==> try-zinc: inputs <==
==> flow/design.v (excerpt) <==
module pow_5_pipe
(
    input             clock,
    input      [17:0] n,
    output reg [17:0] n_pow_5
);
make LEC_CHECK=0 ABC_AREA=1 CAP_MARGIN=20 CORE_MARGIN=2 CORE_UTILIZATION=64 MAX_ROUTING_LAYER=met4 SLEW_MARGIN=20 TNS_END_PERCENT=5 finish   # period 3.96 ns
run.sh (not shown) runs the stock make flow with config.mk's settings and CLKGATE_MAP_FILE=.
==> try-maple: changes against try-zinc <==
CORE_UTILIZATION = 72   (was 64)
MAX_ROUTING_LAYER = not set   (was met4)
TNS_END_PERCENT = not set   (was 5)
==> flow/constraint.sdc (replaced) <==
create_clock -name core_clock -period 4.27 [get_ports {clock}]
set_input_delay 0.8540 -clock core_clock [delete_from_list [all_inputs] [get_ports {clock}]]
set_output_delay 0.8540 -clock core_clock [all_outputs]
set_load 0.01 [all_outputs]
==> try-lagoon: changes against try-zinc <==
ABC_AREA = not set   (was 1)
CORE_UTILIZATION = 65   (was 64)
MAX_ROUTING_LAYER = not set   (was met4)
TNS_END_PERCENT = not set   (was 5)
==> flow/constraint.sdc (replaced) <==
create_clock -name core_clock -period 5.23 [get_ports {clock}]
set_input_delay 1.0460 -clock core_clock [delete_from_list [all_inputs] [get_ports {clock}]]
set_output_delay 1.0460 -clock core_clock [all_outputs]
set_load 0.01 [all_outputs]
==> results <==
item	try-zinc	try-maple	try-lagoon
Routability congestion estimate	0.894	0.918	0.856
Non-clock buffers	384	-	219
TritonCTS clock tree	built	-	built
Number of standard cells reported by yosys	2978	2978	2316
Instance count of the mapped netlist	2978	2978	2316
Area fraction of the dominant cell type after synthesis	0.364	0.364	0.390
Worst Reg-to-Reg Cells	19	-	18
Final Max Tran Viols	0	-	0
Post-route clock period utilization	1.26	-	1.01
Critical-path cell with the highest stage delay	fa_1	-	fa_2
DRT Pass-1 Iters	5	-	5
Final setup skew	0.0109 ns	-	0.0153 ns
Tapcell Cnt	455	-	442
Max-cap viol count	0	-	0
R2r setup slk	-1.04 ns	-	0.11 ns
Largest stage delay, worst path	0.55 ns	-	0.53 ns
Status	finished with violations	stopped before the end	finished with violations
Failing step	-	5_1_grt	-
Reasons for failing layout checks	negative setup slack	-	negative setup slack
Vias post-DR	18699	-	15178

---

==> wip/harbor: inputs <==
pow_5_pipe again, from the RTL that the note above started with.
==> flow/config.mk <==
export PLATFORM = sky130hd
export DESIGN_NAME = pow_5_pipe
export DESIGN_NICKNAME = pow_5_pipe
export VERILOG_FILES = /design/flow/design.v
export SDC_FILE = /design/flow/constraint.sdc
export NUM_CORES = 4
export LEC_CHECK = 0
export ABC_AREA = 1
export CAP_MARGIN = 40
export CORE_MARGIN = 2
export CORE_UTILIZATION = 72
export CTS_CLUSTER_DIAMETER = 197
export PLACE_DENSITY = 0.78
export SETUP_SLACK_MARGIN = 0.19
export SLEW_MARGIN = 20
==> flow/constraint.sdc <==
create_clock -name core_clock -period 4.77 [get_ports {clock}]
set_input_delay 0.9540 -clock core_clock [delete_from_list [all_inputs] [get_ports {clock}]]
set_output_delay 0.9540 -clock core_clock [all_outputs]
set_load 0.01 [all_outputs]
==> wip/indigo: changes against wip/harbor <==
--- a/flow/config.mk
+++ b/flow/config.mk
@@ -7,8 +7,9 @@
 export LEC_CHECK = 0
-export ABC_AREA = 1
+export ABC_AREA = 0
 export CAP_MARGIN = 40
+export CORE_ASPECT_RATIO = 0.91
 export CORE_MARGIN = 2
 export CORE_UTILIZATION = 72
-export CTS_CLUSTER_DIAMETER = 197
-export PLACE_DENSITY = 0.78
+export CTS_CLUSTER_SIZE = 22
+export PLACE_DENSITY_LB_ADDON = 0.04
 export SETUP_SLACK_MARGIN = 0.19
==> flow/constraint.sdc (replaced) <==
create_clock -name core_clock -period 5.37 [get_ports {clock}]
set_input_delay 1.0740 -clock core_clock [delete_from_list [all_inputs] [get_ports {clock}]]
set_output_delay 1.0740 -clock core_clock [all_outputs]
set_load 0.01 [all_outputs]
==> notes <==
Register-to-register slack: wip/harbor is worse than wip/indigo (1.0 ns).
Between wip/indigo and wip/harbor, the lower via count is in wip/indigo (gap 32%, measured against wip/harbor).
Of wip/harbor and wip/indigo, wip/harbor has the higher cell count (gap about 30%, measured against wip/indigo).
wip/indigo ran to the end with no violations. wip/harbor finished with setup timing left.
The first-iteration DRC count of wip/harbor is 4.0 times that of wip/indigo.
==> figures <==
| quantity | wip/indigo | wip/harbor |
|---|---|---|
| Result of the run | complete, no violations | complete, but fails checks |
| Layout check failures | - | setup timing |
| X dimension of the die | 184 um | 181 um |
| Number of antenna cells inserted | 1 | 2 |
| Ratio of layout area to synthesized area | 1.158x | 1.266x |
| Post-synthesis share of cell area spent on full adders, half adders and majority gates | 0.519 | 0.484 |
| Count of endpoints failing setup in the final report | 0 | 28 |
| Met2 Track Usage GR | 0.597 | 0.740 |
| Non-Clock Buffer Count | 221 | 381 |
| Setup Slack @ Placement | -0.832 ns | -1.20 ns |
| Setup WS post-layout | 0.102 ns | -0.919 ns |

---

==> run G <==
pow_5_pipe again, from the RTL that the note above started with.
make LEC_CHECK=0 ABC_AREA=0 CAP_MARGIN=40 CORE_MARGIN=2 CORE_UTILIZATION=71 CTS_CLUSTER_SIZE=41 HOLD_SLACK_MARGIN=-0.1 MAX_ROUTING_LAYER=met4 PLACE_DENSITY=0.62 SETUP_SLACK_MARGIN=0.19 SLEW_MARGIN=20 TNS_END_PERCENT=5 finish   # period 4.24 ns
==> run Z (differences from run G) <==
Settings changed: ABC_AREA 0 to default, CAP_MARGIN 40 to 20, CORE_UTILIZATION 71 to 40, CTS_CLUSTER_SIZE 41 to default, HOLD_SLACK_MARGIN -0.1 to default, MAX_ROUTING_LAYER met4 to default, PLACE_DENSITY 0.62 to default, SETUP_SLACK_MARGIN 0.19 to default, TNS_END_PERCENT 5 to default.
==> flow/constraint.sdc (replaced) <==
create_clock -name core_clock -period 6.23 [get_ports {clock}]
set_input_delay 1.2460 -clock core_clock [delete_from_list [all_inputs] [get_ports {clock}]]
set_output_delay 1.2460 -clock core_clock [all_outputs]
set_load 0.01 [all_outputs]
==> comparison <==
Run G reached the layout checks and failed them: setup timing. Run Z completed with no timing, DRC or antenna violations. In run G the global-route usage is higher than in run Z, by 19 points. Routed wire length: run G is larger than run Z (20%). Between run Z and run G, the lower final area is in run Z (gap about 9%, measured against run G). Synthesized area is the same in run Z and run G. Between run Z and run G, the lower via count is in run Z (gap 12%, measured against run G). In sequential cell count, run Z and run G do not differ. Between run Z and run G, the lower sequential share of layout area is in run G (gap 0.53 points). Against run G, the cell count of run Z is larger by about 1.6%. In run Z the first-iteration DRC count is smaller than in run G, by about 36%. Against run Z, the setup slack of run G is lower by 1000 ps. Clock-buffer cell count: run Z is lower than run G (1).

---

==> inputs of job 3700 <==
==> flow/design.v <==
module pow_5_pipe
(
    input             clock,
    input      [17:0] n,
    output reg [17:0] n_pow_5
);
    reg [17:0] n_1, n_2, n_3;
    reg [17:0] n_pow_2, n_pow_3, n_pow_4;
    always @(posedge clock)
    begin
        n_1 <= n;
        n_2 <= n_1;
        n_3 <= n_2;
        n_pow_2 <= n * n;
        n_pow_3 <= n_pow_2 * n_1;
        n_pow_4 <= n_pow_3 * n_2;
        n_pow_5 <= n_pow_4 * n_3;
    end
endmodule
==> flow/run.sh <==
#!/bin/bash
# the make line also repeats each setting of config.mk as NAME=value (left out here)
make -C /OpenROAD-flow-scripts/flow DESIGN_CONFIG=/design/flow/config.mk WORK_HOME=/design/flow/orfs CLKGATE_MAP_FILE= finish
==> flow/config.mk <==
export PLATFORM = sky130hd
export DESIGN_NAME = pow_5_pipe
export DESIGN_NICKNAME = pow_5_pipe
export VERILOG_FILES = /design/flow/design.v
export SDC_FILE = /design/flow/constraint.sdc
export NUM_CORES = 4
export LEC_CHECK = 0
export CAP_MARGIN = 20
export CORE_MARGIN = 2
export CORE_UTILIZATION = 72
export CTS_CLUSTER_DIAMETER = 85
export PLACE_DENSITY_LB_ADDON = 0.26
export SLEW_MARGIN = 40
==> flow/constraint.sdc <==
create_clock -name core_clock -period 5.16 [get_ports {clock}]
set_input_delay 1.0320 -clock core_clock [delete_from_list [all_inputs] [get_ports {clock}]]
set_output_delay 1.0320 -clock core_clock [all_outputs]
set_load 0.01 [all_outputs]
==> job 786: changes against job 3700 <==
- CORE_UTILIZATION: 72 -> 69
- CTS_CLUSTER_DIAMETER: 85 -> default
- PLACE_DENSITY_LB_ADDON: 0.26 -> default
- SLEW_MARGIN: 40 -> 20
==> flow/constraint.sdc (replaced) <==
create_clock -name core_clock -period 6.23 [get_ports {clock}]
set_input_delay 1.2460 -clock core_clock [delete_from_list [all_inputs] [get_ports {clock}]]
set_output_delay 1.2460 -clock core_clock [all_outputs]
set_load 0.01 [all_outputs]
==> job 3977: changes against job 3700 <==
- CORE_UTILIZATION: 72 -> 40
- CTS_CLUSTER_DIAMETER: 85 -> 212
- CTS_CLUSTER_SIZE: default -> 100
- PLACE_DENSITY_LB_ADDON: 0.26 -> default
- SLEW_MARGIN: 40 -> 20
- TNS_END_PERCENT: default -> 25
==> flow/constraint.sdc (replaced) <==
create_clock -name core_clock -period 6.4 [get_ports {clock}]
set_input_delay 1.2800 -clock core_clock [delete_from_list [all_inputs] [get_ports {clock}]]
set_output_delay 1.2800 -clock core_clock [all_outputs]
set_load 0.01 [all_outputs]
==> comparison table <==
quantity	job 786	job 3977	job 3700
Start point of the critical path	n[12]	n[5]	n[3]
Clk_buf instances	20	17	17
RR Startpoint	n_2[3]$_DFF_P_	n_2[3]$_DFF_P_	n_2[4]$_DFF_P_
Required time reported for the critical path endpoint	6.59 ns	6.81 ns	5.49 ns
GR met1 Demand/Resource	40.1%	22.7%	42.6%
Endpoint of the worst hold path	n_2[17]$_DFF_P_	n_2[16]$_DFF_P_	n_3[17]$_DFF_P_
Comb/total area	70.6%	69.9%	68.0%
Post-placement worst setup slack	-0.326 ns	-0.203 ns	-1.01 ns
Vertical extent of the die	179 um	234 um	175 um
Critical path depth in cells	18	19	19
Placement Cell Area	22,300 um^2	22,500 um^2	23,200 um^2
Total global-route track usage	33.1%	18.7%	39.3%
Routed len/inst	17.1 um	15.0 um	20.2 um
Unrepaired setup endpoints after global routing	false	false	true
Area taken by flip-flops and latches	2440 um^2	2440 um^2	2520 um^2
Plain + repair buffers	102	74	224
Worst flop-to-flop path endpoint	n_pow_4[17]$_DFF_P_	n_pow_4[13]$_DFF_P_	n_pow_4[17]$_DFF_P_
Run status	complete, no violations	complete, no violations	failed layout checks
Reasons for failing layout checks	-	-	setup timing
Period Utilization, post-route	94.9%	96.0%	108%
Total tool warning count	30	28	31
Biggest cell delay along the critical path	0.54 ns	0.56 ns	0.59 ns

---

==> run a <==
// pow_5_pipe: RTL as listed in full above, without the edits since
==> flow/config.mk <==
export PLATFORM = sky130hd
export DESIGN_NAME = pow_5_pipe
export DESIGN_NICKNAME = pow_5_pipe
export VERILOG_FILES = /design/flow/design.v
export SDC_FILE = /design/flow/constraint.sdc
export NUM_CORES = 4
export LEC_CHECK = 0
export ABC_AREA = 0
export CAP_MARGIN = 35
export CORE_MARGIN = 3
export CORE_UTILIZATION = 19
export GPL_TIMING_DRIVEN = 0
export PLACE_DENSITY = 0.68
export SETUP_SLACK_MARGIN = 1.22
export SLEW_MARGIN = 0
==> flow/constraint.sdc <==
create_clock -name core_clock -period 6.33 [get_ports {clock}]
set_input_delay 1.2660 -clock core_clock [delete_from_list [all_inputs] [get_ports {clock}]]
set_output_delay 1.2660 -clock core_clock [all_outputs]
set_load 0.01 [all_outputs]
==> run b: changes against run a <==
- CAP_MARGIN: 35 -> 40
- CORE_MARGIN: 3 -> 2
- CORE_UTILIZATION: 19 -> 67
- GPL_TIMING_DRIVEN: 0 -> not set
- PLACE_DENSITY: 0.68 -> 0.6
- SETUP_SLACK_MARGIN: 1.22 -> 0.19
- SLEW_MARGIN: 0 -> 20
==> flow/constraint.sdc (replaced) <==
create_clock -name core_clock -period 5.16 [get_ports {clock}]
set_input_delay 1.0320 -clock core_clock [delete_from_list [all_inputs] [get_ports {clock}]]
set_output_delay 1.0320 -clock core_clock [all_outputs]
set_load 0.01 [all_outputs]
==> comparison <==
Run b reached the layout checks and failed them: setup timing. Run a completed without violations. Against run b, the global-route usage of run a is lower by 24 points. Against run a, the first-iteration DRC count of run b is smaller by 10%. Between run a and run b, the lower cell count is in run b (gap 33%, measured against run b). In count of clock-buffer cells in the layout, run b and run a do not differ. Synthesized area is the same in run a and run b. Non-clock buffer count: run a is lower than run b (93).
==> figures <==
                                                               run a            run b
Accumulated negative setup slack                                0 ps          -105 ps
Post-Layout Cell Count                                          3932             2951
Worst Hold End                                       n_2[16]$_DFF_P_  n_3[17]$_DFF_P_
Detailed-route vias per instance                                3.82             5.28
Number of inserted filler cells in the final layout            11800             2075
Number of rows in the core area                                  121               65
Clock network area share                                      0.0235           0.0238
Worst Reg-to-Reg Cells                                            19               17
Run status                                            finished clean  failed layout checks
Violated checks                                                    -     setup timing
Post-route worst setup slack                                  656 ps          -105 ps
Met1 usage                                                     0.111            0.405
Required arrival time at the worst endpoint                  6660 ps          5490 ps
Via count                                                      15000            15600
Share of cell area taken by multi-input logic gates            0.652            0.673

---

==> 11-28 <==
// pow_5_pipe: RTL as listed in full above, without the edits since
Settings: LEC_CHECK=0, ABC_AREA=0, CAP_MARGIN=40, CORE_MARGIN=2, CORE_UTILIZATION=38, PLACE_DENSITY=0.68, SETUP_SLACK_MARGIN=0.19, SLEW_MARGIN=20; clock period 4.34 ns.
==> 08-18 (differences from 11-28) <==
ABC_AREA = 1   (was 0)
CORE_UTILIZATION = 16   (was 38)
SLEW_MARGIN = 0   (was 20)
==> 09-04 (differences from 11-28) <==
ABC_AREA = not set   (was 0)
CAP_MARGIN = 20   (was 40)
CORE_UTILIZATION = 44   (was 38)
PLACE_DENSITY = not set   (was 0.68)
SETUP_SLACK_MARGIN = not set   (was 0.19)
==> flow/constraint.sdc (replaced) <==
create_clock -name core_clock -period 6.25 [get_ports {clock}]
set_input_delay 1.2500 -clock core_clock [delete_from_list [all_inputs] [get_ports {clock}]]
set_output_delay 1.2500 -clock core_clock [all_outputs]
set_load 0.01 [all_outputs]
==> comparison table <==
metric                                                               09-04            11-28            08-18
Portion of the post-synthesis area used by sequential elements      11.55%           11.55%           10.77%
Antenna violations before repair                                         0                0                1
Area fraction in mux cells                                        0.04733%         0.04733%               0%
Setup WS post-layout                                             0.3470 ns       -0.8871 ns       -0.6053 ns
Number of placement rows                                                80               86              138
Adder Area Share                                                    51.90%           51.90%           48.40%
Well-Tap Cells                                                         615              748             1890
Effective utilization at floorplan                                  44.48%           38.39%           16.08%
Stage delay of the slowest cell on the critical path               0.54 ns          0.55 ns          0.57 ns
Met1 wire length                                                  19.80 mm         20.41 mm         23.20 mm
Sequential share of cell area                                       10.58%           9.430%           8.232%
Chip area line of the yosys report                               21150 um2        21150 um2        22680 um2
Sum of negative setup slack                                           0 ns        -10.78 ns        -8.970 ns
Run status                                no timing/DRC/antenna violations  failed layout checks  failed layout checks
Reasons for failing layout checks                                        -     setup timing     setup timing
Global-route track usage on met3                                    3.358%           2.732%           1.137%
Area of all placed cells without fillers                         23070 um2        27210 um2        31830 um2
